==> flow/design.v (excerpt) <==
module fir(
	input			clk_100k,
	input			rst_n,
	input 	signed [8:0]	samp_in,
	output 	signed [8:0]	fir_out	
);
wire	signed [15:0]	b[0:20];
reg	signed [8:0]	samp[0:20]; 
wire signed [24:0]	mult[0:20];
wire signed [33:0]	sum;
assign b[0] = 16'h0312;
assign b[1] = 16'h03F8;
assign b[2] = 16'h0694;
assign b[3] = 16'h0AAD;
assign b[4] = 16'h0FE6;
assign b[5] = 16'h15BC;
assign b[6] = 16'h1B9F;
assign b[7] = 16'h20F9;
assign b[8] = 16'h2539;
assign b[9] = 16'h27F6;
assign b[10] = 16'h28E9;
assign b[11] = 16'h27F6;
assign b[12] = 16'h2539;
assign b[13] = 16'h20F9;
assign b[14] = 16'h1B9F;
assign b[15] = 16'h15BC;
assign b[16] = 16'h0FE6;
assign b[17] = 16'h0AAD;
assign b[18] = 16'h0694;
assign b[19] = 16'h03F8;
assign b[20] = 16'h0312;
integer i;
always @(posedge clk_100k or negedge rst_n) begin
	if(!rst_n) begin
		for(i=20;i>=0;i=i-1)begin
			samp[i] <= 0;
		end
	end
	else begin  
		for(i=20;i>0;i=i-1)begin
			samp[i] <= samp[i-1];
		end
		samp[0] <= samp_in;
	end
end
genvar j;
for(j=0;j<=20;j=j+1)begin
	assign mult[j] = $signed(samp[j])*$signed(b[j]);
end
assign sum = mult[0]+mult[1]+mult[2]+mult[3]+mult[4]+mult[5]+mult[6]+mult[7]+mult[8]+mult[9]+mult[10]+mult[11]+mult[12]+mult[13]+mult[14]+mult[15]+mult[16]+mult[17]+mult[18]+mult[19]+mult[20];
assign fir_out = sum[24:16];
endmodule
==> flow/config.mk <==
export PLATFORM = sky130hd
export DESIGN_NAME = fir
export DESIGN_NICKNAME = fir
export VERILOG_FILES = /design/flow/design.v
export SDC_FILE = /design/flow/constraint.sdc
export NUM_CORES = 4
export LEC_CHECK = 0
export CAP_MARGIN = 20
export CELL_PAD_IN_SITES_DETAIL_PLACEMENT = 2
export CELL_PAD_IN_SITES_GLOBAL_PLACEMENT = 2
export CORE_ASPECT_RATIO = 0.6
export CORE_MARGIN = 8
export CORE_UTILIZATION = 72
export CTS_CLUSTER_DIAMETER = 52
export GPL_ROUTABILITY_DRIVEN = 1
export MIN_ROUTING_LAYER = met2
export PLACE_DENSITY_LB_ADDON = 0.21
export SLEW_MARGIN = 20
export TNS_END_PERCENT = 90
==> flow/constraint.sdc <==
create_clock -name core_clock -period 19.7 [get_ports {clk_100k}]
set_input_delay 3.9400 -clock core_clock [delete_from_list [all_inputs] [get_ports {clk_100k}]]
set_output_delay 3.9400 -clock core_clock [all_outputs]
set_load 0.01 [all_outputs]
run.sh (not shown) runs the stock make flow with config.mk's settings and CLKGATE_MAP_FILE=.
The starting point failed in global placement without I/O (3_1_place_gp_skip_io).
Change:
==> flow/config.mk (replaced) <==
export PLATFORM = sky130hd
export DESIGN_NAME = fir
export DESIGN_NICKNAME = fir
export VERILOG_FILES = /design/flow/design.v
export SDC_FILE = /design/flow/constraint.sdc
export NUM_CORES = 4
export LEC_CHECK = 0
export CAP_MARGIN = 20
export CORE_MARGIN = 2
export CORE_UTILIZATION = 43
export SLEW_MARGIN = 20
==> flow/constraint.sdc (replaced) <==
create_clock -name core_clock -period 15.8 [get_ports {clk_100k}]
set_input_delay 3.1600 -clock core_clock [delete_from_list [all_inputs] [get_ports {clk_100k}]]
set_output_delay 3.1600 -clock core_clock [all_outputs]
set_load 0.01 [all_outputs]
Result:
- Now the flow passed the timing, DRC and antenna checks
- synthesized area stays the same
- die area increases by 52%
- synthesized cell count is unchanged
Change:
--- a/flow/config.mk
+++ b/flow/config.mk
@@ -7,5 +7,9 @@
 export LEC_CHECK = 0
+export ABC_AREA = 1
 export CAP_MARGIN = 20
 export CORE_MARGIN = 2
-export CORE_UTILIZATION = 43
+export CORE_UTILIZATION = 72
+export CTS_CLUSTER_DIAMETER = 178
+export CTS_CLUSTER_SIZE = 98
 export SLEW_MARGIN = 20
+export TNS_END_PERCENT = 5
==> flow/constraint.sdc (replaced) <==
create_clock -name core_clock -period 9.16 [get_ports {clk_100k}]
set_input_delay 1.8320 -clock core_clock [delete_from_list [all_inputs] [get_ports {clk_100k}]]
set_output_delay 1.8320 -clock core_clock [all_outputs]
set_load 0.01 [all_outputs]
Now the flow completed and failed the layout checks on negative setup slack.
Global-route usage grows by 24 points.
Synthesized area grows by about 1.8%.
Hold slack is worse by 13 ps.
Via count grows by 31%.
Count of clock-buffer cells in the layout shrinks by 2.
Cell area grows by 13%.
Non-clock buffer count grows by 911.
Change:
--- a/flow/config.mk
+++ b/flow/config.mk
@@ -8,8 +8,11 @@
 export ABC_AREA = 1
-export CAP_MARGIN = 20
+export CAP_MARGIN = 5
 export CORE_MARGIN = 2
 export CORE_UTILIZATION = 72
-export CTS_CLUSTER_DIAMETER = 178
-export CTS_CLUSTER_SIZE = 98
+export CTS_CLUSTER_DIAMETER = 223
+export CTS_CLUSTER_SIZE = 80
+export MAX_ROUTING_LAYER = met4
+export PLACE_DENSITY = 0.35
+export SETUP_SLACK_MARGIN = 2.63
 export SLEW_MARGIN = 20
-export TNS_END_PERCENT = 5
+export TNS_END_PERCENT = 35
=> The changed run completed, yet does not pass: negative setup slack; via count falls by 4.5%; synthesized cell count is unchanged; maximum frequency rises by 1.6%; die area does not change; hold slack is better by 38 ps; sequential share of layout area is about the same; area after synthesis stays the same; global-route usage falls by 0.85 points; clock skew is about the same.


The RTL this note starts from:
==> flow/design.v <==
`timescale 1ns/1ps
module fir(
	input			clk_100k,
	input			rst_n,
	input 	signed [8:0]	samp_in,
	output 	signed [8:0]	fir_out	
);
wire	signed [15:0]	b[0:20];
reg	signed [8:0]	samp[0:20]; 
wire signed [24:0]	mult[0:20];
wire signed [33:0]	sum;
assign b[0] = 16'h0312;
assign b[1] = 16'h03F8;
assign b[2] = 16'h0694;
assign b[3] = 16'h0AAD;
assign b[4] = 16'h0FE6;
assign b[5] = 16'h15BC;
assign b[6] = 16'h1B9F;
assign b[7] = 16'h20F9;
assign b[8] = 16'h2539;
assign b[9] = 16'h27F6;
assign b[10] = 16'h28E9;
assign b[11] = 16'h27F6;
assign b[12] = 16'h2539;
assign b[13] = 16'h20F9;
assign b[14] = 16'h1B9F;
assign b[15] = 16'h15BC;
assign b[16] = 16'h0FE6;
assign b[17] = 16'h0AAD;
assign b[18] = 16'h0694;
assign b[19] = 16'h03F8;
assign b[20] = 16'h0312;
integer i;
always @(posedge clk_100k or negedge rst_n) begin
	if(!rst_n) begin
		for(i=20;i>=0;i=i-1)begin
			samp[i] <= 0;
		end
	end
	else begin  
		for(i=20;i>0;i=i-1)begin
			samp[i] <= samp[i-1];
		end
		samp[0] <= samp_in;
	end
end
genvar j;
for(j=0;j<=20;j=j+1)begin
	assign mult[j] = $signed(samp[j])*$signed(b[j]);
end
assign sum = mult[0]+mult[1]+mult[2]+mult[3]+mult[4]+mult[5]+mult[6]+mult[7]+mult[8]+mult[9]+mult[10]+mult[11]+mult[12]+mult[13]+mult[14]+mult[15]+mult[16]+mult[17]+mult[18]+mult[19]+mult[20];
assign fir_out = sum[24:16];
endmodule
make LEC_CHECK=0 ABC_AREA=1 CAP_MARGIN=20 CELL_PAD_IN_SITES_DETAIL_PLACEMENT=0 CELL_PAD_IN_SITES_GLOBAL_PLACEMENT=3 CORE_ASPECT_RATIO=0.71 CORE_MARGIN=10 CORE_UTILIZATION=69 CTS_CLUSTER_SIZE=81 PLACE_DENSITY=0.83 SLEW_MARGIN=5 TNS_END_PERCENT=35 finish   # period 23.9 ns
The baseline stopped in 3_1_place_gp_skip_io, error GPL-0301.
Next try:
ABC_AREA = default   (was 1)
CELL_PAD_IN_SITES_DETAIL_PLACEMENT = default   (was 0)
CELL_PAD_IN_SITES_GLOBAL_PLACEMENT = default   (was 3)
CORE_ASPECT_RATIO = default   (was 0.71)
CORE_MARGIN = 2   (was 10)
CORE_UTILIZATION = 66   (was 69)
CTS_CLUSTER_SIZE = default   (was 81)
PLACE_DENSITY = default   (was 0.83)
SETUP_SLACK_MARGIN = 3.02   (was default)
SLEW_MARGIN = 20   (was 5)
TNS_END_PERCENT = default   (was 35)
clock period = 10.9 ns   (was 23.9 ns; I/O delays follow)
With this change the flow produced a layout that fails on setup timing.
Area after synthesis is lower slightly.
Synthesized cell count is lower by a little under a tenth.
Die area is lower by a little under a tenth.
Next try:
ABC_AREA = 1   (was default)
CORE_UTILIZATION = 72   (was 66)
MAX_ROUTING_LAYER = met4   (was default)
SETUP_SLACK_MARGIN = 0.4   (was 3.02)
clock period = 4.56 ns   (was 10.9 ns; I/O delays follow)
What happened: The new run finished but fails on setup timing; synthesized area increases slightly; flip-flop count stays the same; routed wire length goes up by well over a third.
Next try:
CAP_MARGIN = 5   (was 20)
CTS_CLUSTER_DIAMETER = 223   (was default)
PLACE_DENSITY = 0.35   (was default)
SETUP_SLACK_MARGIN = 2.63   (was 0.4)
clock period = 9.16 ns   (was 4.56 ns; I/O delays follow)
What happened: The changed run reached the layout checks and failed them: setup timing. Sequential cell count stays the same. First-iteration DRC count came out lower by about 38%. Sequential share of layout area stays flat. Final area drops by about 0.45%. Via count shrinks by 9.3%. Hold slack gains 160 ps. Wire length drops by 17%.


Starts from the design.v that is shown in full above.
export LEC_CHECK = 0
export ABC_AREA = 1
export CAP_MARGIN = 20
export CELL_PAD_IN_SITES_GLOBAL_PLACEMENT = 1
export CORE_ASPECT_RATIO = 0.83
export CORE_MARGIN = 2
export CORE_UTILIZATION = 72
export CTS_CLUSTER_DIAMETER = 217
export CTS_CLUSTER_SIZE = 14
export GPL_ROUTABILITY_DRIVEN = 1
export MAX_ROUTING_LAYER = met4
export MIN_ROUTING_LAYER = met1
export PLACE_DENSITY_LB_ADDON = 0.21
export SLEW_MARGIN = 20
create_clock -name core_clock -period 12.7 [get_ports {clk_100k}]
The baseline finished with setup timing left.
Rerun with:
==> flow/config.mk (replaced) <==
export PLATFORM = sky130hd
export DESIGN_NAME = fir
export DESIGN_NICKNAME = fir
export VERILOG_FILES = /design/flow/design.v
export SDC_FILE = /design/flow/constraint.sdc
export NUM_CORES = 4
export LEC_CHECK = 0
export CAP_MARGIN = 20
export CELL_PAD_IN_SITES_GLOBAL_PLACEMENT = 1
export CORE_ASPECT_RATIO = 1.47
export CORE_MARGIN = 2
export CORE_UTILIZATION = 68
export CTS_CLUSTER_DIAMETER = 272
export CTS_CLUSTER_SIZE = 99
export GPL_ROUTABILITY_DRIVEN = 1
export MIN_ROUTING_LAYER = met1
export SLEW_MARGIN = 20
==> flow/constraint.sdc (replaced) <==
create_clock -name core_clock -period 19.7 [get_ports {clk_100k}]
set_input_delay 3.9400 -clock core_clock [delete_from_list [all_inputs] [get_ports {clk_100k}]]
set_output_delay 3.9400 -clock core_clock [all_outputs]
set_load 0.01 [all_outputs]
What happened: The changed run finished clean; via count is lower by 17%; clock-buffer cell count falls by 1; critical path depth climbs by 2; clock skew barely changes; non-clock buffer count came out lower by 769.
